// Top_FFT
module Top_FFT #(
    parameter   INTEGER_SIZE = 4,
                FRACT_SIZE = 14,
                NFFT = 64
) (
    input       wire                                             clk, rst,
    input       wire                                             start_FFT,
    input       wire    signed  [INTEGER_SIZE+FRACT_SIZE-1:0]    serial_in_r, serial_in_i,
    output      wire    signed  [INTEGER_SIZE+FRACT_SIZE-1:0]    serial_out_r, serial_out_i,
    output      wire                                             end_FFT, data_valid_FFT
);
Size: ~18000 cells after synthesis, ~3400 flip-flops, roughly 210000 sq um of cells after synthesis.
export LEC_CHECK = 0
export ABC_AREA = 0
export CAP_MARGIN = 20
export CELL_PAD_IN_SITES_DETAIL_PLACEMENT = 1
export CELL_PAD_IN_SITES_GLOBAL_PLACEMENT = 2
export CORE_MARGIN = 6
export CORE_UTILIZATION = 40
export CTS_CLUSTER_DIAMETER = 234
export GPL_ROUTABILITY_DRIVEN = 1
export HOLD_SLACK_MARGIN = -0.05
export MAX_ROUTING_LAYER = met5
export MIN_ROUTING_LAYER = met2
export PLACE_DENSITY_LB_ADDON = 0.17
export SLEW_MARGIN = 35
export TNS_END_PERCENT = 35
create_clock -name core_clock -period 12.0 [get_ports {clk}]
run.sh (not shown) runs the stock make flow with config.mk's settings and CLKGATE_MAP_FILE=.
Next try:
ABC_AREA = default   (was 0)
CELL_PAD_IN_SITES_DETAIL_PLACEMENT = default   (was 1)
CELL_PAD_IN_SITES_GLOBAL_PLACEMENT = default   (was 2)
CORE_MARGIN = 2   (was 6)
CTS_CLUSTER_DIAMETER = default   (was 234)
GPL_ROUTABILITY_DRIVEN = default   (was 1)
HOLD_SLACK_MARGIN = default   (was -0.05)
MAX_ROUTING_LAYER = default   (was met5)
MIN_ROUTING_LAYER = default   (was met2)
PLACE_DENSITY = 0.6   (was default)
PLACE_DENSITY_LB_ADDON = default   (was 0.17)
SETUP_SLACK_MARGIN = 0.53   (was default)
SLEW_MARGIN = 20   (was 35)
TNS_END_PERCENT = default   (was 35)
clock period = 10.7 ns   (was 12.0 ns; I/O delays follow)
Effect: First-iteration DRC count is lower by well over a third. Routed wire length is lower by about a fifth. Area after synthesis is unchanged. Clock-buffer cell count is lower by 27. Final area is lower slightly. Via count is lower by a quarter to a third. Maximum frequency is higher by roughly a tenth.
Next try:
CORE_UTILIZATION = 61   (was 40)
SETUP_SLACK_MARGIN = default   (was 0.53)
clock period = 6.92 ns   (was 10.7 ns; I/O delays follow)
This time the run reached the layout checks and failed them: negative setup slack.
Sequential share of layout area fell by 1.4 points.
Sequential power rose by 55%.
Utilization rose by 26 points.
Via count rose by 5.4%.
Synthesized cell count is unchanged.
Clock skew fell by 0.026 ns.
Count of clock-buffer cells in the layout fell by 2.
First-iteration DRC count rose by 25%.
Flip-flop count does not change.
Global-route usage rose by 12 points.
Register-to-register slack is worse by 2.2 ns.


Starting RTL as in the previous note.
clock: 6.09 ns
lec_check: 0
abc_area: 1
cap_margin: 10
core_margin: 2
core_utilization: 72
cts_cluster_diameter: 382
cts_cluster_size: 99
place_density: 0.6
setup_slack_margin: -0.6
slew_margin: 20
tns_end_percent: 10
The baseline ended with an error in global routing.
Then changed:
CAP_MARGIN = 35   (was 10)
CORE_ASPECT_RATIO = 0.5   (was not set)
CTS_CLUSTER_DIAMETER = 397   (was 382)
SETUP_SLACK_MARGIN = not set   (was -0.6)
TNS_END_PERCENT = 5   (was 10)
clock period = 4.34 ns   (was 6.09 ns; I/O delays follow)
Outcome:
- With this change the flow did not get past detailed placement with DPL-0033
- area after synthesis stays the same
- die size is about the same
- synthesized cell count is unchanged
Then changed:
ABC_AREA = not set   (was 1)
CAP_MARGIN = 20   (was 35)
CORE_ASPECT_RATIO = not set   (was 0.5)
CTS_CLUSTER_DIAMETER = 227   (was 397)
CTS_CLUSTER_SIZE = not set   (was 99)
TNS_END_PERCENT = not set   (was 5)
clock period = 7.48 ns   (was 4.34 ns; I/O delays follow)
What happened:
- This time the run never finished: it broke off in clock tree synthesis
- area after synthesis goes down by about 4%
- die size goes down by 3.8%
- synthesized cell count goes down by about 16%
Then changed:
ABC_AREA = 1   (was not set)
CTS_CLUSTER_DIAMETER = not set   (was 227)
CTS_CLUSTER_SIZE = 99   (was not set)
clock period = 6.95 ns   (was 7.48 ns; I/O delays follow)
Now the flow failed in global routing.
Area after synthesis rises by a few percent.
Die size rises by a few percent.
Synthesized cell count rises by about a fifth.
Power and IR drop assume default switching activity.
